==> design.v <==
module key(
    input clk, rst,
    input [3:0] key_in,
    output reg [2:0] key_val
);
    localparam CNT_MAX = 4'd9;  
    reg [3:0] cnt;
    always @(posedge clk or negedge rst) begin
        if (!rst) begin
            cnt <= 4'd0;
        end else begin
            if (key_in[0] && key_in[1] && key_in[2] && key_in[3]) begin
                cnt <= 4'd0;
            end else begin
                cnt <= (cnt == CNT_MAX) ? cnt : (cnt + 1'b1);
            end
        end
    end
    always @(posedge clk or negedge rst) begin
        if (!rst) begin
            key_val <= 3'd0;
        end else if (cnt == CNT_MAX - 1'b1) begin
            if (~key_in[0]) begin
                key_val <= 3'd1;
            end else if (~key_in[1]) begin
                key_val <= 3'd2;
            end else if (~key_in[2]) begin
                key_val <= 3'd3;
            end else if (~key_in[3]) begin
                key_val <= 3'd4;
            end
        end else begin
            key_val <= 3'd0;
        end
    end
endmodule
module seg(
    input clk, rst,
    input [20:0] data,
    output reg [6:0] seg,
    output reg [7:0] sel
);
    localparam  CNT_MAX = 2'd3;  
    localparam  DIGIT0 = 7'b100_0000,
                DIGIT1 = 7'b111_1001,
                DIGIT2 = 7'b010_0100,
                DIGIT3 = 7'b011_0000,
                DIGIT4 = 7'b001_1001,
                DIGIT5 = 7'b001_0010,
                DIGIT6 = 7'b000_0010,
                DIGIT7 = 7'b111_1000,
                DIGIT8 = 7'b000_0000,
                DIGIT9 = 7'b001_0000,
                DASH   = 7'b011_1111;
    reg [1:0] cnt;
    reg [2:0] idx;
    always @(posedge clk or negedge rst) begin
        if (!rst) begin
            cnt <= 2'd0;
            idx <= 3'd0;
            sel <= 8'b1111_1111;
        end else begin
            sel <= ~(1'b1 << idx);
            if (cnt == CNT_MAX) begin  
                cnt <= 2'd0;
                idx <= (idx == 3'd7) ? 3'd0 : (idx + 1'b1);  
            end else begin
                cnt <= cnt + 1'b1;
            end
        end
    end
    reg [6:0] digit;
    always @(*) begin
        case (idx)
            3'd0: digit = data[6:0] % 4'd10;
            3'd1: digit = data[6:0] / 4'd10;
            3'd2: digit = 4'd10;
            3'd3: digit = data[13:7] % 4'd10;
            3'd4: digit = data[13:7] / 4'd10;
            3'd5: digit = 4'd10;
            3'd6: digit = data[20:14] % 4'd10;
            3'd7: digit = data[20:14] / 4'd10;
            default: ;
        endcase
        case (digit)
            4'd0: seg = DIGIT0;
            4'd1: seg = DIGIT1;
            4'd2: seg = DIGIT2;
            4'd3: seg = DIGIT3;
            4'd4: seg = DIGIT4;
            4'd5: seg = DIGIT5;
            4'd6: seg = DIGIT6;
            4'd7: seg = DIGIT7;
            4'd8: seg = DIGIT8;
            4'd9: seg = DIGIT9;
            4'd10: seg = DASH;
            default: seg = 7'dx;
        endcase
    end
endmodule
module clock (
    input clk, rst,
    input [2:0] key_val,
    output reg [20:0] data,
    output reg [2:0] led
);
    localparam  S1 = 3'd1,
                S2 = 3'd2,
                S3 = 3'd3,
                S4 = 3'd4;
    localparam  RUNNING = 1'b0,
                SETTING = 1'b1;
    reg current_state, next_state;
    always @(posedge clk or negedge rst) begin
        if (!rst) begin
            current_state <= RUNNING;
        end else begin
            current_state <= next_state;
        end
    end
    always @(*) begin
        next_state = current_state;
        case (current_state)
            RUNNING: begin
                if (key_val == S2) begin
                    next_state = SETTING;
                end else begin
                    next_state = RUNNING;
                end
            end
            SETTING: begin
                if (key_val == S4) begin
                    next_state = RUNNING;
                end else begin
                    next_state = SETTING;
                end
            end
            default: begin ; end
        endcase
    end
    reg [9:0] cnt;
    localparam CNT_MAX = 10'd999;  
    reg [1:0] choice;
    localparam  SEC     = 2'b00,
                MIN     = 2'b01,
                HOUR    = 2'b11;
    always @(posedge clk or negedge rst) begin
        if (!rst) begin
            data <= 21'd0;
            cnt <= 10'd0;
        end else begin
            case (current_state)
                RUNNING: begin
                    if (cnt == CNT_MAX) begin
                        cnt <= 10'd0;
                        if (data[5:0] == 6'd59) begin
                            data[5:0] <= 6'd0;
                            if (data[12:7] == 6'd59) begin
                                data[12:7] <= 6'd0;
                                if (data[18:14] == 5'd23) begin
                                    data <= 21'd0;
                                end else begin
                                    data[18:14] <= data[18:14] + 1'b1;
                                end
                            end else begin
                                data[12:7] <= data[12:7] + 1'b1;
                            end
                        end else begin
                            data[5:0] <= data[5:0] + 1'b1;
                        end
                    end else begin
                        cnt <= cnt + 1'b1;
                    end
                end
                SETTING: begin
                    cnt <= 10'd0;
                    if (key_val == S3) begin
                        case (choice)
                            SEC: begin
                                data[5:0] <= (data[5:0] == 6'd59) ? 6'd0 : (data[5:0] + 1'b1);
                            end
                            MIN: begin
                                data[12:7] <= (data[12:7] == 6'd59) ? 6'd0 : (data[12:7] + 1'b1);
                            end
                            HOUR: begin
                                data[18:14] <= (data[18:14] == 5'd23) ? 5'd0 : (data[18:14] + 1'b1);
                            end
                            default: begin ; end
                        endcase
                    end
                end
                default: begin ; end
            endcase
        end
    end
    always @(posedge clk or negedge rst) begin
        if (!rst) begin
            choice <= SEC;
        end else begin
            case (current_state)
                RUNNING: begin
                    choice <= SEC;
                end
                SETTING: begin
                    if (key_val == S2) begin
                        case (choice)
                            SEC: begin choice <= MIN; end
                            MIN: begin choice <= HOUR; end
                            HOUR: begin choice <= SEC; end
                            default: begin ; end
                        endcase
                    end
                end
                default: begin ; end
            endcase
        end
    end
    always @(*) begin
        led = 3'b111;
        case (current_state)
            RUNNING: begin
                led = 3'b111;
            end
            SETTING: begin
                case (choice)
                    SEC: begin led = 3'b110; end
                    MIN: begin led = 3'b101; end
                    HOUR: begin led = 3'b011; end
                    default: begin ; end
                endcase
            end
            default: begin ; end
        endcase
    end
endmodule
module stopwatch (
    input clk, rst,
    input [2:0] key_val,
    output reg [20:0] data
);
    localparam  S1 = 3'd1,
                S2 = 3'd2,
                S3 = 3'd3,
                S4 = 3'd4;
    localparam  IDLE    = 2'b00,
                RUNNING = 2'b01,
                PAUSED  = 2'b11;
    reg [1:0] current_state, next_state;
    always @(posedge clk or negedge rst) begin
        if (!rst) begin
            current_state <= IDLE;
        end else begin
            current_state <= next_state;
        end
    end
    always @(*) begin
        next_state = current_state;
        case (current_state)
            IDLE: begin
                if (key_val == S2) begin
                    next_state = RUNNING;
                end else begin
                    next_state = IDLE;
                end
            end
            RUNNING: begin
                if (key_val == S2 ||
                    (data[6:0] == 7'd99 && data[12:7] == 6'd59 && data[20:14] == 7'd99)) begin
                    next_state = PAUSED;
                end else begin
                    next_state = RUNNING;
                end
            end
            PAUSED: begin
                if (key_val == S2) begin
                    next_state = RUNNING;
                end else if (key_val == S3) begin
                    next_state = IDLE;
                end else begin
                    next_state = PAUSED;
                end
            end
            default: begin ; end
        endcase
    end
    reg [3:0] cnt;
    localparam CNT_MAX = 4'd9;  
    always @(posedge clk or negedge rst) begin
        if (!rst) begin
            data <= 21'd0;
            cnt <= 4'd0;
        end else begin
            case (current_state)
                IDLE: begin
                    data <= 21'd0;
                    cnt <= 4'd0;
                end
                RUNNING: begin
                    if (data[6:0] == 7'd99 && data[12:7] == 6'd59 && data[20:14] == 7'd99) begin
                    end else if (cnt == CNT_MAX) begin
                        cnt <= 4'd0;
                        if (data[6:0] == 7'd99) begin
                            data[6:0] <= 7'd0;
                            if (data[12:7] == 6'd59) begin
                                data[12:7] <= 6'd0;
                                data[20:14] <= data[20:14] + 1'b1;
                            end else begin
                                data[12:7] <= data[12:7] + 1'b1;
                            end
                        end else begin
                            data[6:0] <= data[6:0] + 1'b1;
                        end
                    end else begin
                        cnt <= cnt + 1'b1;
                    end
                end
                PAUSED: begin
                end
                default: begin ; end
            endcase
        end
    end
endmodule
module blink(
    input clk, rst, en,
    output reg led
);
    localparam CNT_MAX = 10'd999;  
    reg [9:0] cnt;
    always @(posedge clk or negedge rst) begin
        if (!rst) begin
            cnt <= 10'd0;
            led <= 1'b0;
        end else if (en) begin
            if (cnt == (CNT_MAX >> 1'b1)) begin
                cnt <= 10'd0;
                led <= ~led;
            end else begin
                cnt <= cnt + 1'b1;
            end
        end else begin
            cnt <= 10'd0;
            led <= 1'b0;
        end
    end
endmodule
module buzz(
    input clk, rst, en,
    output buz
);
    localparam CNT_MAX = 3'd7;  
    reg [2:0] cnt;
    always @(posedge clk or negedge rst) begin
        if (!rst) begin
            cnt <= 3'd0;
        end else if (en) begin
            cnt <= (cnt == CNT_MAX) ? 3'd0 : (cnt + 1'b1);
        end else begin
            cnt <= 3'd0;
        end
    end
    assign buz = (cnt <= (CNT_MAX >> 1'b1)) ? 1'b0 : 1'b1;  
endmodule
module timer (
    input clk, rst,
    input [2:0] key_val,
    output reg [20:0] data,
    output reg [2:0] led,
    output buz
);
    localparam  S1 = 3'd1,
                S2 = 3'd2,
                S3 = 3'd3,
                S4 = 3'd4;
    reg en_blink;
    wire led_blink;
    blink u_blink(
        .clk(clk),
        .rst(rst),
        .en(en_blink),
        .led(led_blink)
    );
    reg en_buz;
    reg [9:0] cnt_buz;
    reg [2:0] cnt_repeat;
    localparam REPEATS_MAX = 3'd5;
    buzz u_buzz(
        .clk(clk),
        .rst(rst),
        .en(en_buz),
        .buz(buz)
    );
    localparam  SETTING = 2'b00,
                RUNNING = 2'b01,
                PAUSED = 2'b11,
                TIMEUP = 2'b10;
    reg [1:0] current_state, next_state;
    always @(posedge clk or negedge rst) begin
        if (!rst) begin
            current_state <= SETTING;
        end else begin
            current_state <= next_state;
        end
    end
    always @(*) begin
        next_state = current_state;
        case (current_state)
            SETTING: begin
                if (key_val == S4) begin
                    next_state = RUNNING;
                end else begin
                    next_state = SETTING;
                end
            end
            RUNNING: begin
                if (data == 21'd0) begin
                    next_state = TIMEUP;
                end else begin
                    if (key_val == S4) begin
                        next_state = PAUSED;
                    end else if (key_val == S3) begin
                        next_state = SETTING;
                    end else begin
                        next_state = RUNNING;
                    end
                end
            end
            PAUSED: begin
                if (key_val == S4) begin
                    next_state = RUNNING;
                end else if (key_val == S3) begin
                    next_state = SETTING;
                end else begin
                    next_state = PAUSED;
                end
            end
            TIMEUP: begin
                if (key_val == S4) begin
                    next_state = SETTING;
                end else begin
                    next_state = TIMEUP;
                end
            end
            default: begin ; end
        endcase
    end
    reg [20:0] data_tmp;
    reg [9:0] cnt;
    localparam CNT_MAX = 10'd999;  
    reg [1:0] choice;
    localparam  SEC     = 2'b00,
                MIN     = 2'b01,
                HOUR    = 2'b11;
    always @(posedge clk or negedge rst) begin
        if (!rst) begin
            data <= 21'd0;
            cnt <= 10'd0;
            data_tmp <= 21'd0;
        end else begin
            case (current_state)
                SETTING: begin
                    cnt <= 10'd0;
                    data <= data_tmp;
                    if (key_val == S3) begin
                        case (choice)
                            SEC: begin
                                data[5:0] <= (data[5:0] == 6'd59) ? 6'd0 : (data[5:0] + 1'b1);
                                data_tmp[5:0] <= (data[5:0] == 6'd59) ? 6'd0 : (data[5:0] + 1'b1);
                            end
                            MIN: begin
                                data[12:7] <= (data[12:7] == 6'd59) ? 6'd0 : (data[12:7] + 1'b1);
                                data_tmp[12:7] <= (data[12:7] == 6'd59) ? 6'd0 : (data[12:7] + 1'b1);
                            end
                            HOUR: begin
                                data[18:14] <= (data[18:14] == 5'd23) ? 5'd0 : (data[18:14] + 1'b1);
                                data_tmp[18:14] <= (data[18:14] == 5'd23) ? 5'd0 : (data[18:14] + 1'b1);
                            end
                            default: begin ; end
                        endcase
                    end
                end
                RUNNING: begin
                    if (cnt == CNT_MAX) begin
                        cnt <= 10'd0;
                        if (data[5:0] == 6'd0) begin
                            data[5:0] <= 6'd59;
                            if (data[12:7] == 6'd0) begin
                                data[12:7] <= 6'd59;
                                data[18:14] <= data[18:14] - 1'b1;
                            end else begin
                                data[12:7] <= data[12:7] - 1'b1;
                            end
                        end else begin
                            data[5:0] <= data[5:0] - 1'b1;
                        end
                    end else begin
                        cnt <= cnt + 1'b1;
                    end
                end
                PAUSED: begin
                end
                TIMEUP: begin
                end
                default: begin ; end
            endcase
        end
    end
    always @(posedge clk or negedge rst) begin
        if (!rst) begin
            choice <= SEC;
        end else begin
            case (current_state)
                SETTING: begin
                    if (key_val == S2) begin
                        case (choice)
                            SEC: begin choice <= MIN; end
                            MIN: begin choice <= HOUR; end
                            HOUR: begin choice <= SEC; end
                            default: begin ; end
                        endcase
                    end
                end
                RUNNING: begin
                    choice <= SEC;
                end
                PAUSED: begin
                end
                TIMEUP: begin
                end
                default: begin ; end
            endcase
        end
    end
    always @(*) begin
        led = 3'b111;
        en_blink = 1'b0;
        case (current_state)
            SETTING: begin
                case (choice)
                    SEC: begin led = 3'b110; end
                    MIN: begin led = 3'b101; end
                    HOUR: begin led = 3'b011; end
                    default: begin ; end
                endcase
            end
            RUNNING: begin
                led = 3'b111;
            end
            PAUSED: begin
            end
            TIMEUP: begin
                en_blink = 1'b1;
                led = {2'b11, led_blink};
            end
            default: begin ; end
        endcase
    end
    always @(posedge clk or negedge rst) begin
        if (!rst) begin
            en_buz <= 1'b0;
            cnt_buz <= 10'd0;
            cnt_repeat <= 3'd0;
        end else begin
            case (current_state)
                SETTING: begin
                    en_buz <= 1'b0;
                    cnt_buz <= 10'd0;
                    cnt_repeat <= 3'd0;
                end
                RUNNING: begin
                end
                PAUSED: begin
                end
                TIMEUP: begin
                    if (cnt_repeat < REPEATS_MAX) begin
                        if (cnt_buz <= (CNT_MAX >> 1'b1)) begin
                            en_buz <= 1'b1;
                            cnt_buz <= cnt_buz + 1'b1;
                        end else if (cnt_buz < CNT_MAX) begin
                            en_buz <= 1'b0;
                            cnt_buz <= cnt_buz + 1'b1;
                        end else begin
                            cnt_buz <= 10'd0;
                            cnt_repeat <= cnt_repeat + 1'b1;
                        end
                    end else begin
                        en_buz <= 1'b0;
                    end
                end
                default: begin ; end
            endcase
        end
    end
endmodule
module top(
    input clk, rst,
    input [3:0] key_in,
    output [6:0] seg,
    output [7:0] sel,
    output reg [2:0] led, sel_led,
    output buz
);
    wire [2:0] key_val;
    localparam  S1 = 3'd1,
                S2 = 3'd2,
                S3 = 3'd3,
                S4 = 3'd4;
    key u_key(
        .clk(clk),
        .rst(rst),
        .key_in(key_in),
        .key_val(key_val)
    );
    reg [20:0] data_to_show;
    seg u_seg(
        .clk(clk),
        .rst(rst),
        .seg(seg),
        .sel(sel),
        .data(data_to_show)
    );
    wire [20:0] data_clock, data_stopwatch, data_timer;
    wire [2:0] led_clock, led_timer;
    wire [2:0] key_val_clock, key_val_stopwatch, key_val_timer;
    reg [1:0] current_state, next_state;
    localparam  CLOCK       = 2'b00,
                STOPWATCH   = 2'b01,
                TIMER       = 2'b11;
    assign key_val_clock = (current_state == CLOCK) ? key_val : 3'd0;
    assign key_val_stopwatch = (current_state == STOPWATCH) ? key_val : 3'd0;
    assign key_val_timer = (current_state == TIMER) ? key_val : 3'd0;
    clock u_clock (
        .clk(clk),
        .rst(rst),
        .key_val(key_val_clock),
        .data(data_clock),
        .led(led_clock)
    );
    stopwatch u_stopwatch (
        .clk(clk),
        .rst(rst),
        .key_val(key_val_stopwatch),
        .data(data_stopwatch)
    );
    timer u_timer (
        .clk(clk),
        .rst(rst),
        .key_val(key_val_timer),
        .data(data_timer),
        .led(led_timer),
        .buz(buz)
    );
    always @(posedge clk or negedge rst) begin
        if (!rst) begin
            current_state <= CLOCK;
        end else begin
            current_state <= next_state;
        end
    end
    always @(*) begin
        next_state = current_state;
        case (current_state)
            CLOCK: begin
                if (key_val == S1) begin
                    next_state = STOPWATCH;
                end else begin
                    next_state = CLOCK;
                end
            end
            STOPWATCH: begin
                if (key_val == S1) begin
                    next_state = TIMER;
                end else begin
                    next_state = STOPWATCH;
                end
            end
            TIMER: begin
                if (key_val == S1) begin
                    next_state = CLOCK;
                end else begin
                    next_state = TIMER;
                end
            end
            default: begin ; end
        endcase
    end
    always @(*) begin
        led = 3'b111;
        data_to_show = 20'd0;
        sel_led = 3'b111;
        case (current_state)
            CLOCK: begin
                led = 3'b110;
                data_to_show = data_clock;
                sel_led = led_clock;
            end
            STOPWATCH: begin
                led = 3'b101;
                data_to_show = data_stopwatch;
                sel_led = 3'b111;
            end
            TIMER: begin
                led = 3'b011;
                data_to_show = data_timer;
                sel_led = led_timer;
            end
            default: begin ; end
        endcase
    end
endmodule
==> run.sh <==
#!/bin/bash
# the make line also repeats each setting of config.mk as NAME=value (left out here)
make -C /OpenROAD-flow-scripts/flow DESIGN_CONFIG=/design/flow/config.mk WORK_HOME=/design/flow/orfs CLKGATE_MAP_FILE= finish
==> config.mk <==
export PLATFORM = sky130hd
export DESIGN_NAME = top
export DESIGN_NICKNAME = top
export VERILOG_FILES = /design/flow/design.v
export SDC_FILE = /design/flow/constraint.sdc
export NUM_CORES = 4
export LEC_CHECK = 0
export CAP_MARGIN = 20
export CORE_MARGIN = 2
export CORE_UTILIZATION = 66
export CTS_CLUSTER_SIZE = 98
export PLACE_DENSITY = 0.37
export SLEW_MARGIN = 20
export TNS_END_PERCENT = 10
==> constraint.sdc <==
create_clock -name core_clock -period 7.01 [get_ports {clk}]
set_input_delay 1.4020 -clock core_clock [delete_from_list [all_inputs] [get_ports {clk}]]
set_output_delay 1.4020 -clock core_clock [all_outputs]
set_load 0.01 [all_outputs]
==> metrics.txt, run 1 <==
# HELP chip_impl_metric Yosys and OpenROAD flow results
# TYPE chip_impl_metric gauge
chip_impl_metric{name="comb_power",unit="mW"} 0.0740
chip_impl_metric{name="fmax",unit="MHz"} 148.5
chip_impl_metric{name="share_of_the_synthesized_area_in_the_top_cell_type",unit=""} 0.3746
chip_impl_info{name="critical-path-slowest-cell",value="dfrtp_1"} 1
chip_impl_metric{name="grt_antenna_before_repair",unit=""} 0
chip_impl_metric{name="clock_power_share",unit=""} 0.478
chip_impl_metric{name="die.size.x",unit="µm"} 126.0
chip_impl_metric{name="nets",unit=""} 1199
chip_impl_metric{name="detail_route.wirelength",unit="µm"} 22140
chip_impl_metric{name="clk_pin_slew_worst_paths",unit="ns"} 0.07
chip_impl_metric{name="coreArea",unit="µm²"} 14530
chip_impl_metric{name="hold_slack",unit="ns"} 0.4315
chip_impl_metric{name="regToRegSetupSlack",unit="ns"} 3.68
chip_impl_info{name="cts_tree",value="built"} 1
chip_impl_info{name="status",value="finished clean"} 1
chip_impl_metric{name="first_global_vias",unit=""} 7711
chip_impl_metric{name="port-buffer-count",unit=""} 27
chip_impl_metric{name="syn_area_per_cell",unit="µm²"} 8.615
chip_impl_metric{name="route.detailed.drc",unit=""} 0
chip_impl_metric{name="final-setup-viol-count",unit=""} 0
chip_impl_metric{name="detailed_route_vias_per_instance",unit=""} 6.195
chip_impl_info{name="cp_cell_instances",value="buf_4 > a222oi_1 > a221oi_2 > o211ai_2 > nor3_1 > a311o_1 > or2_4 > inv_1 > ha_1 > and3b_1 > a32o_1 > nor2_1 > and2_1 > inv_1 > ha_1 > inv_1 > a21oi_1 > o31ai_2 > clkdlybuf4s50_1"} 1
chip_impl_metric{name="grt_first_pass_wirelength",unit="µm"} 37490
chip_impl_metric{name="drv_slew",unit=""} 0
chip_impl_info{name="crit_type",value="register to output port"} 1
chip_impl_metric{name="post-route-period-util",unit=""} 0.9607
chip_impl_metric{name="ys_async_sr_fraction",unit=""} 1.000
chip_impl_info{name="worstSetupStartpointType",value="register"} 1
chip_impl_metric{name="grt.total_usage",unit=""} 0.2876
chip_impl_metric{name="floorplanUtilization",unit=""} 0.6757
chip_impl_metric{name="ys_sh_aoi",unit=""} 0.1937
chip_impl_info{name="worstHoldStart",value="u_seg.cnt[0]$_DFF_PN0_"} 1
chip_impl_metric{name="combinationalPowerShare",unit=""} 0.038
chip_impl_info{name="terminating_pin_of_the_worst_hold_path",value="u_seg.cnt[0]$_DFF_PN0_"} 1
chip_impl_metric{name="enable_flop_cells",unit=""} 0
chip_impl_metric{name="antenna_violating_nets_post_route",unit=""} 0
chip_impl_metric{name="die-height",unit="µm"} 126.0
chip_impl_metric{name="ctsLongestPathBuffers",unit=""} 2
chip_impl_metric{name="htree_levels",unit=""} 4
chip_impl_info{name="netlist.top_cell.by_area",value="dfrtp_1"} 1
chip_impl_metric{name="syn_to_final_growth",unit="%"} 10.17
chip_impl_metric{name="globalRoute.totalOverflow",unit=""} 0
chip_impl_metric{name="dpl.hpwl",unit="µm"} 15240
chip_impl_metric{name="syn_area",unit="µm²"} 9821
chip_impl_info{name="timing.critical_path.max_delay_family",value="AND-OR/OR-AND gates"} 1
chip_impl_metric{name="yosysSeqAreaShare",unit=""} 0.4094
chip_impl_info{name="most_frequent_cell_after_synthesis",value="nand2_1"} 1
chip_impl_metric{name="n_antenna_cell",unit=""} 0
chip_impl_metric{name="total_power",unit="mW"} 1.968
chip_impl_metric{name="tightestPinTransition",unit="ns"} 0.9663
chip_impl_metric{name="floorplan.nets",unit=""} 1190
chip_impl_metric{name="power.sequential.total",unit="mW"} 0.953
chip_impl_metric{name="syn_warnings",unit=""} 8
chip_impl_metric{name="worst_ir_drop_vdd",unit="mV"} 0.2493
chip_impl_info{name="critPathCaptureType",value="output port"} 1
chip_impl_metric{name="routabilityCongestion",unit=""} 0.9336
chip_impl_metric{name="top_level_ports",unit=""} 28
chip_impl_metric{name="number_of_cells_on_the_critical_path",unit=""} 19
chip_impl_metric{name="cts_hold_repair.buffers",unit=""} 0
chip_impl_metric{name="worstHoldPathCells",unit=""} 1
chip_impl_metric{name="yosys_register_bits",unit=""} 160
chip_impl_metric{name="detailedRoute.firstPassIterationCount",unit=""} 7
chip_impl_metric{name="clock_sink_count",unit=""} 160
chip_impl_info{name="hold_path_class",value="register to register"} 1
chip_impl_metric{name="post_synthesis_cell_count_from_yosys",unit=""} 1140
chip_impl_info{name="worst_r2r_endpoint",value="u_stopwatch.data[20]$_DFFE_PN0P_"} 1
chip_impl_metric{name="openroad.warnings",unit=""} 48
chip_impl_metric{name="net-switching-power",unit="mW"} 0.4655
chip_impl_metric{name="mux_share",unit=""} 0.03109
chip_impl_metric{name="synth-area-yosys",unit="µm²"} 9821
chip_impl_info{name="ys_top_cells_by_count",value="149 x nand2_1, 147 x dfrtp_1, 117 x nor2_1, 94 x o21ai_0, 68 x a21oi_1"} 1
chip_impl_metric{name="simple_gate_area_frac",unit=""} 0.2338
chip_impl_metric{name="worstRegToRegCells",unit=""} 11
chip_impl_metric{name="syn-instance-count",unit=""} 1140
chip_impl_info{name="synthFlopType",value="dfrtp_1"} 1
chip_impl_metric{name="dp_cells",unit=""} 1309
chip_impl_metric{name="xor_share",unit=""} 0.03746
chip_impl_metric{name="preCtsSetupSlack",unit="ns"} 0.6328
chip_impl_metric{name="stdcell_count",unit=""} 1346
chip_impl_info{name="endpoint",value="seg[4]"} 1
chip_impl_info{name="top_cells_by_area_synth",value="dfrtp_1 37%, nand2_1 5.7%, ha_1 5.6%"} 1
chip_impl_metric{name="power-per-cell-area",unit="nW/µm²"} 181.9
chip_impl_metric{name="cellInternalPower",unit="mW"} 1.503
chip_impl_metric{name="fin_worst_skew",unit="ns"} 0.007787
chip_impl_metric{name="arrival",unit="ns"} 5.33
chip_impl_metric{name="chipArea",unit="µm²"} 15870
chip_impl_metric{name="power.static_leakage",unit="nW"} 4.674
chip_impl_metric{name="clkLatencyLatePin",unit="ns"} 0.43
chip_impl_metric{name="power_frac_seq",unit=""} 0.484
chip_impl_metric{name="maximum_number_of_pins_on_one_net_before_global_route_repair",unit=""} 86
chip_impl_metric{name="pwr.group.clock",unit="mW"} 0.942
chip_impl_metric{name="drv.max_cap_violation_count",unit=""} 0
chip_impl_metric{name="post-route-worst-setup-slack",unit="ns"} 0.2754
chip_impl_info{name="r2r-start",value="u_stopwatch.data[14]$_DFFE_PN0P_"} 1
chip_impl_metric{name="cts_made_buffers",unit=""} 17
chip_impl_metric{name="routed_wire_length_per_instance",unit="µm"} 16.45
chip_impl_metric{name="fill_cells",unit=""} 1076
chip_impl_metric{name="crit_path_max_fanout",unit=""} 19
chip_impl_metric{name="detailroute.via_count",unit=""} 8339
chip_impl_info{name="netlist_logic_family_top",value="simple AND/OR/NAND/NOR gates"} 1
chip_impl_metric{name="worst_slew_margin_rel",unit=""} 0.3558
chip_impl_metric{name="crit_buf_inv",unit=""} 5
chip_impl_metric{name="rows",unit=""} 44
chip_impl_metric{name="max_stage_delay",unit="ns"} 0.56
chip_impl_info{name="timing.critical_path.mode_cell",value="inv_1"} 1
chip_impl_metric{name="synth_adder_area_share",unit=""} 0.05606
chip_impl_metric{name="power.switching_fraction",unit=""} 0.2365
chip_impl_info{name="maxPowerGroup",value="sequential cells"} 1
chip_impl_info{name="ctsRootBufferMaster",value="clkbuf_16"} 1
chip_impl_metric{name="post_synth_num_cell_types",unit=""} 78
chip_impl_metric{name="hold_viol_final",unit=""} 0
chip_impl_metric{name="minimum_period_implied_by_the_final_worst_setup_slack",unit="ns"} 6.735
chip_impl_metric{name="worst-endpoint-required",unit="ns"} 5.61
chip_impl_metric{name="drt_iter0_drc",unit=""} 745
-- routing by layer --
layer	vias to the layer above	wire, µm	track usage
met5	-	0	0
met4	0	398	0.08468
met3	35	1198	0.05013
met2	222	10270	0.4532
met1	3972	10280	0.4127
li1	4110	-	-
-- timing repair --
item | in CTS | in global routing
buffers inserted | 0 | 5
endpoints found under the setup margin | 0 | 7
gates resized | 0 | 10
-- metrics by stage --
step / instance area, µm² / utilization / setup TNS (ns)
2_1_floorplan: 9821 / - / 0
3_3_place_gp: 10150 / 0.6983 / 0
3_5_place_dp: 10150 / 0.6983 / 0
4_1_cts: 10740 / 0.7392 / 0
5_1_grt: 10820 / 0.7444 / -0.02012
6_report: 10820 / 0.7444 / 0
-- final cells by class --
cell class,count,area [µm²],share of cell area
multi-input cells,890,5455,0.5042
clock buffers,18,439.2,0.04059
clock inverters,14,155.1,0.01434
flip-flops and latches,160,4021,0.3717
inverters,42,163.9,0.01515
repair buffers,38,354.1,0.03273
well taps,184,230.2,0.02128
==> run 2, diff against run 1 <==
Settings changed: ABC_AREA set to 1, CAP_MARGIN 20 to 5, CORE_UTILIZATION 66 to 72, CTS_CLUSTER_DIAMETER set to 355, CTS_CLUSTER_SIZE 98 to 89, PLACE_DENSITY 0.37 to unset, TNS_END_PERCENT 10 to unset.
Clock period 7.01 ns to 4.65 ns, I/O delays scaled along.
==> run 2 against run 1 <==
The layout now fails its checks (negative setup slack). Die size shrank 9.7%. Global-route usage grew 8.1 points. Critical path type unchanged. Largest power group unchanged. Sequential power grew 51%. Synthesized area shrank 1.8%. Clock skew up 0.0043 ns. Wire length rose by 31%. Clock power grew 48%. Via count is 20% higher. Setup slack worse by 0.97 ns. Register-to-register slack got worse by 2.4 ns.
==> metrics.txt, run 2 <==
# HELP chip_impl_metric Yosys and OpenROAD flow results
# TYPE chip_impl_metric gauge
chip_impl_metric{name="crit_path_max_fanout",unit=""} 7
chip_impl_info{name="hold_path_class",value="register to register"} 1
chip_impl_metric{name="cts_made_buffers",unit=""} 17
chip_impl_info{name="netlist.top_cell.by_area",value="dfrtp_1"} 1
chip_impl_metric{name="worstHoldPathCells",unit=""} 1
chip_impl_metric{name="xor_share",unit=""} 0.02816
chip_impl_metric{name="total_power",unit="mW"} 2.945
chip_impl_metric{name="ctsLongestPathBuffers",unit=""} 2
chip_impl_metric{name="die.size.x",unit="µm"} 119.7
chip_impl_info{name="ctsRootBufferMaster",value="clkbuf_16"} 1
chip_impl_info{name="timing.critical_path.mode_cell",value="nand2_2"} 1
chip_impl_metric{name="antenna_violating_nets_post_route",unit=""} 0
chip_impl_metric{name="die-height",unit="µm"} 119.7
chip_impl_metric{name="syn_warnings",unit=""} 8
chip_impl_metric{name="floorplanUtilization",unit=""} 0.7339
chip_impl_metric{name="power-per-cell-area",unit="nW/µm²"} 253.3
chip_impl_info{name="most_frequent_cell_after_synthesis",value="nand2_1"} 1
chip_impl_info{name="ys_top_cells_by_count",value="260 x nand2_1, 190 x inv_1, 147 x dfrtp_1, 116 x nor2_1, 100 x o21ai_0"} 1
chip_impl_metric{name="preCtsSetupSlack",unit="ns"} -0.3376
chip_impl_metric{name="n_antenna_cell",unit=""} 0
chip_impl_metric{name="fill_cells",unit=""} 669
chip_impl_metric{name="port-buffer-count",unit=""} 27
chip_impl_metric{name="grt_antenna_before_repair",unit=""} 0
chip_impl_metric{name="routed_wire_length_per_instance",unit="µm"} 18.47
chip_impl_metric{name="enable_flop_cells",unit=""} 0
chip_impl_metric{name="comb_power",unit="mW"} 0.115
chip_impl_metric{name="design_area",unit="µm²"} 11630
chip_impl_metric{name="dpl.hpwl",unit="µm"} 16400
chip_impl_metric{name="power.sequential.total",unit="mW"} 1.44
chip_impl_metric{name="final-setup-viol-count",unit=""} 7
chip_impl_info{name="timing.critical_path.max_delay_family",value="simple AND/OR/NAND/NOR gates"} 1
chip_impl_metric{name="yosysSeqAreaShare",unit=""} 0.4169
chip_impl_info{name="maxPowerGroup",value="sequential cells"} 1
chip_impl_metric{name="coreArea",unit="µm²"} 13140
chip_impl_metric{name="clk_pin_slew_worst_paths",unit="ns"} 0.06
chip_impl_metric{name="share_of_the_synthesized_area_in_the_top_cell_type",unit=""} 0.3815
chip_impl_metric{name="drv_slew",unit=""} 0
chip_impl_metric{name="fmax",unit="MHz"} 187.3
chip_impl_metric{name="cts_hold_repair.buffers",unit=""} 0
chip_impl_metric{name="synth-area-yosys",unit="µm²"} 9642
chip_impl_metric{name="setup_total_negative_slack",unit="ns"} -4.196
chip_impl_metric{name="syn_area",unit="µm²"} 9642
chip_impl_metric{name="grt_first_pass_wirelength",unit="µm"} 42230
chip_impl_info{name="synthFlopType",value="dfrtp_1"} 1
chip_impl_metric{name="net-switching-power",unit="mW"} 0.6894
chip_impl_info{name="netlist_logic_family_top",value="simple AND/OR/NAND/NOR gates"} 1
chip_impl_metric{name="grt.total_usage",unit=""} 0.3686
chip_impl_metric{name="clkLatencyLatePin",unit="ns"} 0.43
chip_impl_metric{name="globalRoute.totalOverflow",unit=""} 0
chip_impl_info{name="status",value="complete, but fails checks"} 1
chip_impl_metric{name="worst_slew_margin_rel",unit=""} 0.4078
chip_impl_metric{name="drt_iter0_drc",unit=""} 1396
chip_impl_metric{name="detailroute.via_count",unit=""} 9975
chip_impl_metric{name="regToRegSetupSlack",unit="ns"} 1.28
chip_impl_metric{name="power.static_leakage",unit="nW"} 5.479
chip_impl_info{name="cts_tree",value="built"} 1
chip_impl_metric{name="routabilityCongestion",unit=""} 0.9927
chip_impl_metric{name="pwr.group.clock",unit="mW"} 1.39
chip_impl_metric{name="openroad.warnings",unit=""} 50
chip_impl_info{name="critPathCaptureType",value="output port"} 1
chip_impl_metric{name="minimum_period_implied_by_the_final_worst_setup_slack",unit="ns"} 5.340
chip_impl_metric{name="htree_levels",unit=""} 4
chip_impl_info{name="worst_setup_path_startpoint",value="u_seg.idx[1]$_DFFE_PN0P_"} 1
chip_impl_metric{name="synth_adder_area_share",unit=""} 0.05710
chip_impl_metric{name="syn-instance-count",unit=""} 1267
chip_impl_metric{name="yosys_register_bits",unit=""} 160
chip_impl_metric{name="syn_to_final_growth",unit="%"} 20.58
chip_impl_info{name="endpoint",value="seg[3]"} 1
chip_impl_metric{name="detail_route.wirelength",unit="µm"} 29030
chip_impl_info{name="worstHoldStart",value="u_clock.cnt[0]$_DFF_PN0_"} 1
chip_impl_metric{name="hold_viol_final",unit=""} 0
chip_impl_metric{name="nets",unit=""} 1433
chip_impl_metric{name="ys_sh_aoi",unit=""} 0.1469
chip_impl_info{name="terminating_pin_of_the_worst_hold_path",value="u_clock.cnt[0]$_DFF_PN0_"} 1
chip_impl_info{name="worst_r2r_endpoint",value="u_timer.data[17]$_DFFE_PN0P_"} 1
chip_impl_metric{name="cellInternalPower",unit="mW"} 2.256
chip_impl_metric{name="worst-endpoint-required",unit="ns"} 3.72
chip_impl_metric{name="post_dp_cell_area",unit="µm²"} 10470
chip_impl_metric{name="post_synthesis_cell_count_from_yosys",unit=""} 1267
chip_impl_metric{name="ys_async_sr_fraction",unit=""} 1.000
chip_impl_metric{name="clock_sink_count",unit=""} 160
chip_impl_metric{name="simple_gate_area_frac",unit=""} 0.2654
chip_impl_metric{name="stdcell_count",unit=""} 1572
chip_impl_metric{name="worstRegToRegCells",unit=""} 13
chip_impl_metric{name="chipArea",unit="µm²"} 14330
chip_impl_metric{name="number_of_cells_on_the_critical_path",unit=""} 32
chip_impl_info{name="top_cells_by_area_synth",value="dfrtp_1 38%, nand2_1 10%, inv_1 7.4%"} 1
chip_impl_info{name="rsz0062_at_grt",value="true"} 1
chip_impl_metric{name="crit_buf_inv",unit=""} 7
chip_impl_metric{name="combinationalPowerShare",unit=""} 0.039
chip_impl_metric{name="dp_cells",unit=""} 1505
chip_impl_metric{name="maximum_number_of_pins_on_one_net_before_global_route_repair",unit=""} 99
chip_impl_info{name="critical-path-slowest-cell",value="dfrtp_1"} 1
chip_impl_metric{name="post-route-worst-setup-slack",unit="ns"} -0.6896
chip_impl_metric{name="fin_worst_skew",unit="ns"} 0.01213
chip_impl_metric{name="clock_power_share",unit=""} 0.473
chip_impl_metric{name="syn_area_per_cell",unit="µm²"} 7.610
chip_impl_metric{name="detailedRoute.firstPassIterationCount",unit=""} 10
chip_impl_metric{name="max_stage_delay",unit="ns"} 0.43
chip_impl_info{name="r2r-start",value="u_timer.cnt[0]$_DFFE_PN0P_"} 1
chip_impl_metric{name="power.switching_fraction",unit=""} 0.2340
chip_impl_metric{name="floorplan.nets",unit=""} 1317
chip_impl_metric{name="mux_share",unit=""} 0
chip_impl_info{name="worstSetupStartpointType",value="register"} 1
chip_impl_metric{name="worst_ir_drop_vdd",unit="mV"} 0.3200
chip_impl_metric{name="post_synth_num_cell_types",unit=""} 59
chip_impl_metric{name="power_frac_seq",unit=""} 0.488
chip_impl_metric{name="rows",unit=""} 42
chip_impl_metric{name="tightestPinTransition",unit="ns"} 0.8883
chip_impl_metric{name="post-route-period-util",unit=""} 1.148
chip_impl_metric{name="first_global_vias",unit=""} 9180
chip_impl_info{name="violations",value="negative setup slack"} 1
chip_impl_metric{name="drv.max_cap_violation_count",unit=""} 0
chip_impl_metric{name="detailed_route_vias_per_instance",unit=""} 6.345
chip_impl_metric{name="top_level_ports",unit=""} 28
chip_impl_metric{name="route.detailed.drc",unit=""} 0
chip_impl_info{name="crit_type",value="register to output port"} 1
chip_impl_metric{name="arrival",unit="ns"} 4.41
## run 2: what timing repair did
action | in CTS | in global routing
pin swaps | 36 | 31
setup buffers | 24 | 12
setup endpoints to repair | 7 | 7
gates resized | 88 | 31
## run 2: stage by stage
step,hold WS [ns],util
2_1_floorplan,0.4031,-
4_1_cts,0.4618,0.8706
3_3_place_gp,0.4170,0.7966
5_1_grt,0.4687,0.8850
6_report,0.4611,0.8850
3_5_place_dp,0.4473,0.7966
## run 2: final cells by class
class | instances | area (µm²) | area share
clock buffer | 23 | 488.0 | 0.04197
multi-input combinational | 889 | 5106 | 0.4392
sequential | 160 | 4020 | 0.3458
timing repair buffer | 117 | 942.2 | 0.08104
inverter | 198 | 753.2 | 0.06479
clock inverter | 9 | 96.34 | 0.008287
tap | 176 | 220.2 | 0.01894
## run 2: layer usage
layer	up-vias	wire [µm]	track usage
met5	-	0	0
met3	204	2806	0.07700
met1	4636	10650	0.4511
li1	4429	-	-
met2	706	13760	0.6243
met4	0	1812	0.1772
==> run 3, diff against run 2 <==
Settings changed: ABC_AREA 1 to unset, CAP_MARGIN 5 to 20, CELL_PAD_IN_SITES_DETAIL_PLACEMENT set to 1, CELL_PAD_IN_SITES_GLOBAL_PLACEMENT set to 2, CORE_UTILIZATION 72 to 37, CTS_CLUSTER_DIAMETER 355 to 342, CTS_CLUSTER_SIZE 89 to 99, HOLD_SLACK_MARGIN set to -0.05, SETUP_SLACK_MARGIN set to -0.99.
Clock period 4.65 ns to 10.0 ns, I/O delays scaled along.
==> run 3 against run 2 <==
The run now finishes clean. Critical path type unchanged. Critical path depth fell by 18. Die size rose by 94%. Synthesized area rose by 1.9%. Global-route usage fell by 17 points. Cell area fell by 5.7%. Largest power group is now the clock network. Wire length fell by 8.3%. Clock-buffer cell count fell by 5. Register-to-register slack improved by 5.4 ns. Flip-flop count did not move. Final cell count fell by 5.1%.
==> metrics.txt, run 3 <==
# HELP chip_impl_metric Yosys and OpenROAD flow results
# TYPE chip_impl_metric gauge
chip_impl_info{name="status",value="finished clean"} 1
chip_impl_metric{name="drv.max_cap_violation_count",unit=""} 0
chip_impl_info{name="terminating_pin_of_the_worst_hold_path",value="u_seg.cnt[0]$_DFF_PN0_"} 1
chip_impl_info{name="maxPowerGroup",value="the clock network"} 1
chip_impl_metric{name="power.switching_fraction",unit=""} 0.2628
chip_impl_metric{name="clk_pin_slew_worst_paths",unit="ns"} 0.07
chip_impl_metric{name="nets",unit=""} 1194
chip_impl_metric{name="yosys_register_bits",unit=""} 160
chip_impl_metric{name="floorplanUtilization",unit=""} 0.3769
chip_impl_info{name="ys_top_cells_by_count",value="149 x nand2_1, 147 x dfrtp_1, 117 x nor2_1, 94 x o21ai_0, 68 x a21oi_1"} 1
chip_impl_metric{name="chipArea",unit="µm²"} 27860
chip_impl_metric{name="xor_share",unit=""} 0.03746
chip_impl_info{name="hold_path_class",value="register to register"} 1
chip_impl_metric{name="globalRoute.totalOverflow",unit=""} 0
chip_impl_metric{name="detailedRoute.firstPassIterationCount",unit=""} 5
chip_impl_metric{name="power.sequential.total",unit="mW"} 0.668
chip_impl_metric{name="cts_made_buffers",unit=""} 17
chip_impl_metric{name="syn_warnings",unit=""} 8
chip_impl_metric{name="maximum_number_of_pins_on_one_net_before_global_route_repair",unit=""} 69
chip_impl_metric{name="power.static_leakage",unit="nW"} 4.674
chip_impl_metric{name="post-route-period-util",unit=""} 0.7959
chip_impl_info{name="netlist_logic_family_top",value="simple AND/OR/NAND/NOR gates"} 1
chip_impl_metric{name="worstRegToRegCells",unit=""} 11
chip_impl_metric{name="clock_power_share",unit=""} 0.491
chip_impl_metric{name="regToRegSetupSlack",unit="ns"} 6.64
chip_impl_metric{name="share_of_the_synthesized_area_in_the_top_cell_type",unit=""} 0.3746
chip_impl_metric{name="tightestPinTransition",unit="ns"} 1.069
chip_impl_metric{name="die.size.x",unit="µm"} 166.9
chip_impl_metric{name="max_stage_delay",unit="ns"} 0.77
chip_impl_metric{name="drt_iter0_drc",unit=""} 380
chip_impl_metric{name="simple_gate_area_frac",unit=""} 0.2338
chip_impl_metric{name="setup_total_negative_slack",unit="ns"} 0
chip_impl_metric{name="detailroute.via_count",unit=""} 8343
chip_impl_metric{name="cellInternalPower",unit="mW"} 1.043
chip_impl_metric{name="route.detailed.drc",unit=""} 0
chip_impl_metric{name="top_level_ports",unit=""} 28
chip_impl_metric{name="port-buffer-count",unit=""} 27
chip_impl_info{name="r2r-start",value="u_stopwatch.data[14]$_DFFE_PN0P_"} 1
chip_impl_info{name="rsz0062_at_grt",value="false"} 1
chip_impl_metric{name="pwr.group.clock",unit="mW"} 0.694
chip_impl_info{name="worst_r2r_endpoint",value="u_stopwatch.data[20]$_DFFE_PN0P_"} 1
chip_impl_metric{name="worst_slew_margin_rel",unit=""} 0.2874
chip_impl_metric{name="ys_sh_aoi",unit=""} 0.1937
chip_impl_metric{name="rows",unit=""} 59
chip_impl_info{name="most_frequent_cell_after_synthesis",value="nand2_1"} 1
chip_impl_info{name="worstSetupStartpointType",value="register"} 1
chip_impl_metric{name="syn_to_final_growth",unit="%"} 11.66
chip_impl_metric{name="multiInputGateArea",unit="µm²"} 5421
chip_impl_metric{name="syn-instance-count",unit=""} 1140
chip_impl_info{name="synthFlopType",value="dfrtp_1"} 1
chip_impl_info{name="crit_type",value="register to output port"} 1
chip_impl_metric{name="detailed_route_vias_per_instance",unit=""} 5.592
chip_impl_metric{name="dpl.hpwl",unit="µm"} 19180
chip_impl_metric{name="net-switching-power",unit="mW"} 0.3720
chip_impl_metric{name="final-setup-viol-count",unit=""} 0
chip_impl_metric{name="arrival",unit="ns"} 5.96
chip_impl_metric{name="fmax",unit="MHz"} 125.6
chip_impl_metric{name="power_frac_seq",unit=""} 0.472
chip_impl_info{name="cp_cell_instances",value="a222oi_1 > nor2_1 > a31oi_1 > mux2i_1 > mux2i_1 > ha_1 > or3_1 > a21oi_1 > a211oi_1 > o32ai_1 > ha_1 > a21o_1 > a21oi_1 > clkdlybuf4s50_1"} 1
chip_impl_info{name="top_cells_by_area_synth",value="dfrtp_1 37%, nand2_1 5.7%, ha_1 5.6%"} 1
chip_impl_metric{name="worst_ir_drop_vdd",unit="mV"} 0.1135
chip_impl_metric{name="enable_flop_cells",unit=""} 0
chip_impl_metric{name="drv_slew",unit=""} 0
chip_impl_metric{name="cts_setup_buffers",unit=""} 0
chip_impl_metric{name="openroad.warnings",unit=""} 48
chip_impl_metric{name="floorplan.nets",unit=""} 1190
chip_impl_metric{name="met1_track_demand_over_resource_in_global_routing",unit=""} 0.2844
chip_impl_metric{name="crit_buf_inv",unit=""} 1
chip_impl_metric{name="coreArea",unit="µm²"} 26060
chip_impl_metric{name="fin_worst_skew",unit="ns"} 0.03236
chip_impl_metric{name="post-route-worst-setup-slack",unit="ns"} 2.041
chip_impl_metric{name="comb_power",unit="mW"} 0.0532
chip_impl_metric{name="postCtsResizedCells",unit=""} 0
chip_impl_metric{name="syn_area",unit="µm²"} 9821
chip_impl_metric{name="antenna_violating_nets_post_route",unit=""} 0
chip_impl_metric{name="htree_levels",unit=""} 4
chip_impl_metric{name="worst-endpoint-required",unit="ns"} 8.00
chip_impl_metric{name="power-per-cell-area",unit="nW/µm²"} 129.1
chip_impl_metric{name="yosysSeqAreaShare",unit=""} 0.4094
chip_impl_metric{name="worstHoldPathCells",unit=""} 1
chip_impl_metric{name="ys_async_sr_fraction",unit=""} 1.000
chip_impl_metric{name="clkLatencyLatePin",unit="ns"} 0.45
chip_impl_metric{name="post_synthesis_cell_count_from_yosys",unit=""} 1140
chip_impl_info{name="endpoint",value="seg[3]"} 1
chip_impl_info{name="worstHoldStart",value="u_seg.cnt[0]$_DFF_PN0_"} 1
chip_impl_info{name="critical-path-slowest-cell",value="dfrtp_1"} 1
chip_impl_info{name="timing.critical_path.max_delay_family",value="AND-OR/OR-AND gates"} 1
chip_impl_info{name="critPathCaptureType",value="output port"} 1
chip_impl_metric{name="register_area",unit="µm²"} 4020
chip_impl_metric{name="preCtsSetupSlack",unit="ns"} 2.616
chip_impl_metric{name="grt_antenna_before_repair",unit=""} 0
chip_impl_info{name="grt_most_used_layer",value="met2"} 1
chip_impl_info{name="cts_tree",value="built"} 1
chip_impl_metric{name="gr-usage-met3",unit=""} 0.02685
chip_impl_info{name="ctsRootBufferMaster",value="clkbuf_16"} 1
chip_impl_metric{name="ctsLongestPathBuffers",unit=""} 2
chip_impl_metric{name="grtUsageMet2",unit=""} 0.3205
chip_impl_metric{name="die-height",unit="µm"} 166.9
chip_impl_metric{name="n_antenna_cell",unit=""} 0
chip_impl_metric{name="routabilityCongestion",unit=""} 0.8138
chip_impl_metric{name="synth_adder_area_share",unit=""} 0.05606
chip_impl_metric{name="first_global_vias",unit=""} 8420
chip_impl_metric{name="post_synth_num_cell_types",unit=""} 78
chip_impl_metric{name="mux_share",unit=""} 0.03109
chip_impl_metric{name="combinationalPowerShare",unit=""} 0.038
chip_impl_metric{name="finish.utilization",unit=""} 0.4208
chip_impl_metric{name="hold_viol_final",unit=""} 0
chip_impl_info{name="netlist.top_cell.by_area",value="dfrtp_1"} 1
chip_impl_metric{name="number_of_cells_on_the_critical_path",unit=""} 14
chip_impl_metric{name="syn_area_per_cell",unit="µm²"} 8.615
chip_impl_metric{name="crit_path_max_fanout",unit=""} 32
chip_impl_metric{name="detail_route.wirelength",unit="µm"} 26620
chip_impl_metric{name="routed_wire_length_per_instance",unit="µm"} 17.84
chip_impl_metric{name="cts_hold_repair.buffers",unit=""} 0
chip_impl_metric{name="clock_sink_count",unit=""} 160
chip_impl_metric{name="synth-area-yosys",unit="µm²"} 9821
chip_impl_metric{name="fill_cells",unit=""} 3089
chip_impl_metric{name="minimum_period_implied_by_the_final_worst_setup_slack",unit="ns"} 7.959
chip_impl_metric{name="grt.total_usage",unit=""} 0.1983
chip_impl_metric{name="grt_first_pass_wirelength",unit="µm"} 45150
==> run 3: cell type report <==
type | count | share of cell area
multi-input combinational | 890 | 0.4944
sequential | 160 | 0.3666
clock buffer | 18 | 0.04005
tap | 335 | 0.03822
timing repair buffer | 33 | 0.02887
clock inverter | 14 | 0.01723
inverter | 42 | 0.01461
==> run 3: routing by layer <==
metal,up-vias,part of all wire
met5,-,0
met4,0,0.0091
met3,17,0.025
met2,107,0.46
met1,4122,0.51
li1,4097,-
==> run 3: stage by stage <==
stage	instances	area [µm²]	total power, mW	hold slack [ns]
final	1492	10970	1.415	0.4320
after global routing	1492	10970	1.471	0.4675
after CTS	1492	10970	1.443	0.4357
after detailed placement	1460	10340	0.7359	0.4254
after global placement	1460	10340	0.7353	0.4148
after floorplan	1140	9821	0.7083	0.4031
==> run 4, diff against run 3 <==
Settings changed: ABC_AREA set to 0, CELL_PAD_IN_SITES_DETAIL_PLACEMENT 1 to unset, CELL_PAD_IN_SITES_GLOBAL_PLACEMENT 2 to unset, CORE_UTILIZATION 37 to 72, CTS_CLUSTER_DIAMETER 342 to unset, CTS_CLUSTER_SIZE 99 to 15, HOLD_SLACK_MARGIN -0.05 to unset, SETUP_SLACK_MARGIN -0.99 to unset.
Clock period 10.0 ns to 5.34 ns, I/O delays scaled along.
==> run 4 against run 3 <==
Now fails the layout checks on negative setup slack. Critical endpoint unchanged. Cell area is 11% higher. Highest routed layer is now met5. Largest cell class unchanged. Die size down 48%. Hold slack gained 0.034 ns. Flip-flop count did not move.
==> metrics.txt, run 4 <==
# HELP chip_impl_metric Yosys and OpenROAD flow results
# TYPE chip_impl_metric gauge
chip_impl_metric{name="ctsLongestPathBuffers",unit=""} 2
chip_impl_metric{name="cellInternalPower",unit="mW"} 2.007
chip_impl_metric{name="cts_made_buffers",unit=""} 17
chip_impl_metric{name="maximum_number_of_pins_on_one_net_before_global_route_repair",unit=""} 107
chip_impl_info{name="worstSetupStartpointType",value="register"} 1
chip_impl_metric{name="post_dp_cell_area",unit="µm²"} 10660
chip_impl_metric{name="detailroute.via_count",unit=""} 10650
chip_impl_metric{name="worst_ir_drop_vdd",unit="mV"} 0.2337
chip_impl_metric{name="dpl.hpwl",unit="µm"} 16000
chip_impl_metric{name="post-route-worst-setup-slack",unit="ns"} -0.8240
chip_impl_metric{name="routabilityCongestion",unit=""} 0.8933
chip_impl_metric{name="coreArea",unit="µm²"} 13300
chip_impl_metric{name="synth_adder_area_share",unit=""} 0.05606
chip_impl_metric{name="worst-endpoint-required",unit="ns"} 4.27
chip_impl_metric{name="top_level_ports",unit=""} 28
chip_impl_metric{name="minimum_period_implied_by_the_final_worst_setup_slack",unit="ns"} 6.164
chip_impl_metric{name="cts_hold_repair.buffers",unit=""} 0
chip_impl_metric{name="yosysSeqAreaShare",unit=""} 0.4094
chip_impl_info{name="timing.critical_path.mode_cell",value="ha_4"} 1
chip_impl_info{name="critical-path-slowest-cell",value="dfrtp_2"} 1
chip_impl_metric{name="post_synthesis_cell_count_from_yosys",unit=""} 1140
chip_impl_metric{name="power.switching_fraction",unit=""} 0.2428
chip_impl_info{name="worstHoldStart",value="u_clock.cnt[0]$_DFF_PN0_"} 1
chip_impl_metric{name="syn-instance-count",unit=""} 1140
chip_impl_metric{name="finish.utilization",unit=""} 0.9174
chip_impl_info{name="endpoint",value="seg[3]"} 1
chip_impl_metric{name="grt_first_pass_wirelength",unit="µm"} 46780
chip_impl_metric{name="port-buffer-count",unit=""} 27
chip_impl_metric{name="drt_iter0_drc",unit=""} 2137
chip_impl_metric{name="mux_share",unit=""} 0.03109
chip_impl_metric{name="ys_sh_aoi",unit=""} 0.1937
chip_impl_metric{name="detailed_route_vias_per_instance",unit=""} 7.255
chip_impl_metric{name="chipArea",unit="µm²"} 14590
chip_impl_metric{name="power_frac_seq",unit=""} 0.472
chip_impl_info{name="critPathCaptureType",value="output port"} 1
chip_impl_metric{name="grt_antenna_before_repair",unit=""} 7
chip_impl_metric{name="power-per-cell-area",unit="nW/µm²"} 217.3
chip_impl_info{name="most_frequent_cell_after_synthesis",value="nand2_1"} 1
chip_impl_metric{name="fill_cells",unit=""} 511
chip_impl_info{name="r2r-start",value="u_seg.idx[1]$_DFFE_PN0P_"} 1
chip_impl_metric{name="enable_flop_cells",unit=""} 0
chip_impl_info{name="cp_cell_instances",value="inv_4 > ha_4 > nor2b_4 > inv_4 > a41oi_4 > buf_4 > nand2_4 > mux2i_4 > mux2i_4 > buf_6 > ha_4 > or3_4 > a21oi_4 > a211oi_2 > o32ai_1 > buf_4 > inv_2 > ha_4 > a31oi_4 > a21oi_1 > buf_2"} 1
chip_impl_metric{name="post_synth_num_cell_types",unit=""} 78
chip_impl_info{name="status",value="complete, but fails checks"} 1
chip_impl_metric{name="pwr.group.clock",unit="mW"} 1.30
chip_impl_metric{name="clock_power_share",unit=""} 0.491
chip_impl_metric{name="max_stage_delay",unit="ns"} 0.49
chip_impl_metric{name="worst_slew_margin_rel",unit=""} 0.2517
chip_impl_metric{name="grt.total_usage",unit=""} 0.4077
chip_impl_metric{name="synth-area-yosys",unit="µm²"} 9821
chip_impl_info{name="timing.critical_path.max_delay_family",value="AND-OR/OR-AND gates"} 1
chip_impl_metric{name="floorplanUtilization",unit=""} 0.7387
chip_impl_metric{name="drv.max_cap_violation_count",unit=""} 0
chip_impl_metric{name="antenna_violating_nets_post_route",unit=""} 0
chip_impl_info{name="crit_type",value="register to output port"} 1
chip_impl_metric{name="routed_wire_length_per_instance",unit="µm"} 24.28
chip_impl_metric{name="crit_path_max_fanout",unit=""} 5
chip_impl_metric{name="fmax",unit="MHz"} 162.2
chip_impl_metric{name="crit_buf_inv",unit=""} 7
chip_impl_metric{name="die-height",unit="µm"} 120.8
chip_impl_metric{name="clock_sink_count",unit=""} 160
chip_impl_metric{name="route.detailed.drc",unit=""} 0
chip_impl_info{name="cts_tree",value="built"} 1
chip_impl_metric{name="die.size.x",unit="µm"} 120.8
chip_impl_metric{name="drv_slew",unit=""} 0
chip_impl_metric{name="detail_route.wirelength",unit="µm"} 35650
chip_impl_metric{name="floorplan.nets",unit=""} 1190
chip_impl_metric{name="nets",unit=""} 1324
chip_impl_metric{name="xor_share",unit=""} 0.03746
chip_impl_metric{name="clk_pin_slew_worst_paths",unit="ns"} 0.09
chip_impl_info{name="terminating_pin_of_the_worst_hold_path",value="u_clock.cnt[0]$_DFF_PN0_"} 1
chip_impl_info{name="synthFlopType",value="dfrtp_1"} 1
chip_impl_info{name="hold_path_class",value="register to register"} 1
chip_impl_metric{name="syn_to_final_growth",unit="%"} 24.19
chip_impl_info{name="netlist_logic_family_top",value="simple AND/OR/NAND/NOR gates"} 1
chip_impl_metric{name="clkLatencyLatePin",unit="ns"} 0.47
chip_impl_info{name="netlist.top_cell.by_area",value="dfrtp_1"} 1
chip_impl_info{name="ctsRootBufferMaster",value="clkbuf_16"} 1
chip_impl_metric{name="htree_levels",unit=""} 4
chip_impl_metric{name="power.static_leakage",unit="nW"} 5.329
chip_impl_metric{name="tightestPinTransition",unit="ns"} 1.111
chip_impl_metric{name="design_area",unit="µm²"} 12200
chip_impl_metric{name="detailedRoute.firstPassIterationCount",unit=""} 22
chip_impl_metric{name="worstRegToRegCells",unit=""} 38
chip_impl_metric{name="fin_worst_skew",unit="ns"} 0.02431
chip_impl_info{name="worst_setup_path_startpoint",value="u_seg.idx[1]$_DFFE_PN0P_"} 1
chip_impl_info{name="maxPowerGroup",value="the clock network"} 1
chip_impl_metric{name="post-route-period-util",unit=""} 1.154
chip_impl_metric{name="syn_warnings",unit=""} 8
chip_impl_metric{name="final-setup-viol-count",unit=""} 7
chip_impl_metric{name="share_of_the_synthesized_area_in_the_top_cell_type",unit=""} 0.3746
chip_impl_metric{name="yosys_register_bits",unit=""} 160
chip_impl_metric{name="hold_slack",unit="ns"} 0.4656
chip_impl_info{name="worst_r2r_endpoint",value="u_seg.idx[1]$_DFFE_PN0P_"} 1
chip_impl_metric{name="rows",unit=""} 42
chip_impl_metric{name="comb_power",unit="mW"} 0.0985
chip_impl_info{name="rsz0062_at_grt",value="true"} 1
chip_impl_metric{name="worstHoldPathCells",unit=""} 1
chip_impl_metric{name="ys_async_sr_fraction",unit=""} 1.000
chip_impl_info{name="ys_top_cells_by_count",value="149 x nand2_1, 147 x dfrtp_1, 117 x nor2_1, 94 x o21ai_0, 68 x a21oi_1"} 1
chip_impl_metric{name="net-switching-power",unit="mW"} 0.6435
chip_impl_info{name="top_cells_by_area_synth",value="dfrtp_1 37%, nand2_1 5.7%, ha_1 5.6%"} 1
chip_impl_metric{name="simple_gate_area_frac",unit=""} 0.2338
chip_impl_metric{name="power.sequential.total",unit="mW"} 1.25
chip_impl_metric{name="openroad.warnings",unit=""} 56
chip_impl_metric{name="number_of_cells_on_the_critical_path",unit=""} 21
chip_impl_metric{name="arrival",unit="ns"} 5.10
chip_impl_metric{name="combinationalPowerShare",unit=""} 0.037
chip_impl_metric{name="globalRoute.totalOverflow",unit=""} 0
chip_impl_metric{name="syn_area_per_cell",unit="µm²"} 8.615
chip_impl_metric{name="syn_area",unit="µm²"} 9821
chip_impl_info{name="violations",value="negative setup slack"} 1
chip_impl_metric{name="regToRegSetupSlack",unit="ns"} 0.19
chip_impl_metric{name="first_global_vias",unit=""} 9461
chip_impl_metric{name="hold_viol_final",unit=""} 0
run 4: through the flow:
step	std cells	TNS, ns	power [mW]	worst slack (ns)
floorplan	1140	0	1.326	0.3562
global placement	1370	0	1.368	0.001636
detailed placement	1370	-0.2011	1.372	-0.09520
CTS	1452	-0.06456	2.606	-0.06456
global route	1466	-5.898	2.702	-0.9149
finish	1468	-5.013	2.650	-0.8240
run 4: timing repair:
item / in CTS / in global routing
pin swaps: 11 / 42
resized: 44 / 104
endpoints found under the setup margin: 7 / 8
setup buffers: 50 / 17
run 4: area by class of cell:
class	instances	area, µm²	area share
inverter	42	176.4	0.01446
antenna	5	12.51	0.001026
clock buffer	20	436.7	0.03580
clock inverter	12	161.4	0.01323
timing repair buffer	163	1291	0.1059
tap	176	220.2	0.01805
multi-input combinational	890	5873	0.4815
sequential	160	4025	0.3300
run 4: routing by layer:
layer | vias to the layer above | share of wire | wire length, µm | GRT usage
met1 | 4906 | 0.34 | 12010 | 0.5173
met3 | 394 | 0.13 | 4668 | 0.1057
met5 | - | 0.0016 | 57 | 0
met2 | 981 | 0.43 | 15210 | 0.6405
li1 | 4365 | - | - | -
met4 | 4 | 0.10 | 3709 | 0.2231
Power is estimated from default activity; no workload was simulated.
